== run A ==
// cpu_8bit
module cpu_8bit (
    input wire clk,
    input wire reset,
    input wire [7:0] data_in,
    output wire [7:0] data_out,
    output wire [7:0] address,
    output wire mem_write
);
Size in the first run: ~27 I/O pins, ~2900 um^2 of cells after synthesis.
clock: 4.0 ns
lec_check: 0
cap_margin: 20
core_aspect_ratio: 0.5
core_margin: 2
core_utilization: 31
cts_cluster_diameter: 216
cts_cluster_size: 100
slew_margin: 20
tns_end_percent: 15
run.sh (not shown) runs the stock make flow with config.mk's settings and CLKGATE_MAP_FILE=.
Relative to run A, the following input files were edited for run B:
# run A
export LEC_CHECK = 0
export CAP_MARGIN = 20
export CORE_ASPECT_RATIO = 0.5
export CORE_MARGIN = 2
export CORE_UTILIZATION = 31
export CTS_CLUSTER_DIAMETER = 216
export CTS_CLUSTER_SIZE = 100
export SLEW_MARGIN = 20
export TNS_END_PERCENT = 15
create_clock -name core_clock -period 4.0 [get_ports {clk}]
# run B
export LEC_CHECK = 0
export CAP_MARGIN = 30
export CELL_PAD_IN_SITES_DETAIL_PLACEMENT = 1
export CORE_ASPECT_RATIO = 1.62
export CORE_MARGIN = 2
export CORE_UTILIZATION = 40
export CTS_CLUSTER_DIAMETER = 104
export GPL_ROUTABILITY_DRIVEN = 0
export MAX_ROUTING_LAYER = met4
export SETUP_SLACK_MARGIN = 1.11
export SLEW_MARGIN = 5
create_clock -name core_clock -period 4.0 [get_ports {clk}]
Results
The launch point of the critical path comes out data_in[3] in one run and ctrl.current_state[2] in the other, namely in run A and run B respectively. Cmp run A and run B / quantity of gates resized following cts / higher: run B. As of run B, storage element area had risen slightly compared to run A. The ratio of final minimum period to clock period reported for run B is smaller than that of run A by 12 points. Run A has a lower clock-buffer cell count than run B. From run A to run B the numbers moved as follows: final critical-path setup slack +0.47 ns, final instance count without filler cells -27, summed instance area of the synthesized netlist ~0 delta, routed metal-1 wirelength -5.2%. Run A vs run B, critical path start-end classification: primary input to register vs register to output port. CTS buffer count of run B is on par with run A. After detailed routing, run A needs less wire than run B.
#### Input delta (run C over run B)
# run B
export LEC_CHECK = 0
export CAP_MARGIN = 30
export CELL_PAD_IN_SITES_DETAIL_PLACEMENT = 1
export CORE_ASPECT_RATIO = 1.62
export CORE_MARGIN = 2
export CORE_UTILIZATION = 40
export CTS_CLUSTER_DIAMETER = 104
export GPL_ROUTABILITY_DRIVEN = 0
export MAX_ROUTING_LAYER = met4
export SETUP_SLACK_MARGIN = 1.11
export SLEW_MARGIN = 5
create_clock -name core_clock -period 4.0 [get_ports {clk}]
# run C
export LEC_CHECK = 0
export ABC_AREA = 1
export CAP_MARGIN = 10
export CORE_MARGIN = 2
export CORE_UTILIZATION = 63
export SLEW_MARGIN = 20
create_clock -name core_clock -period 4.0 [get_ports {clk}]
Findings:
Portion of total power attributed to the clock network sits lower in run C than in run B. Diff run B -> run C: switching share of total power rose by 4.3 points; detailed-route wire length fell by 22%. [diff] worst setup slack for register-to-register paths, run C relative to run B: improvement.
Edits applied to the flow inputs when going from run C to run D:
# run C
export LEC_CHECK = 0
export ABC_AREA = 1
export CAP_MARGIN = 10
export CORE_MARGIN = 2
export CORE_UTILIZATION = 63
export SLEW_MARGIN = 20
create_clock -name core_clock -period 4.0 [get_ports {clk}]
# run D
export LEC_CHECK = 0
export CAP_MARGIN = 20
export CORE_MARGIN = 2
export CORE_UTILIZATION = 55
export CTS_CLUSTER_DIAMETER = 216
export CTS_CLUSTER_SIZE = 100
export SETUP_SLACK_MARGIN = -0.4
export SLEW_MARGIN = 20
export TNS_END_PERCENT = 15
create_clock -name core_clock -period 4.0 [get_ports {clk}]
==> results <==
First-pass GRT wire length, run D vs run C: up slightly. Delta (run D minus run C): number of non-clock inverters in the layout down 44, number of well taps higher, post-synthesis share of cell area spent on and, or, nand and nor gates decreased 14 points. Detailed-routing iteration count for the pre-antenna-repair pass: run C and run D compared, lower one is run D. In the flow results for run C and run D, the setup slack after layout is larger on run C. Run D: utilization 9.9 points below run C. Post-detailed-placement cell area delta for run D relative to run C: about 2.5% higher. Compared with run C, run D ends up with more cell area. Power (run D vs. run C) increases by a few percent. Number of cells traversed by the worst register-to-register path, run C and run D: higher on run C.
Power is estimated from default activity; no workload was simulated.
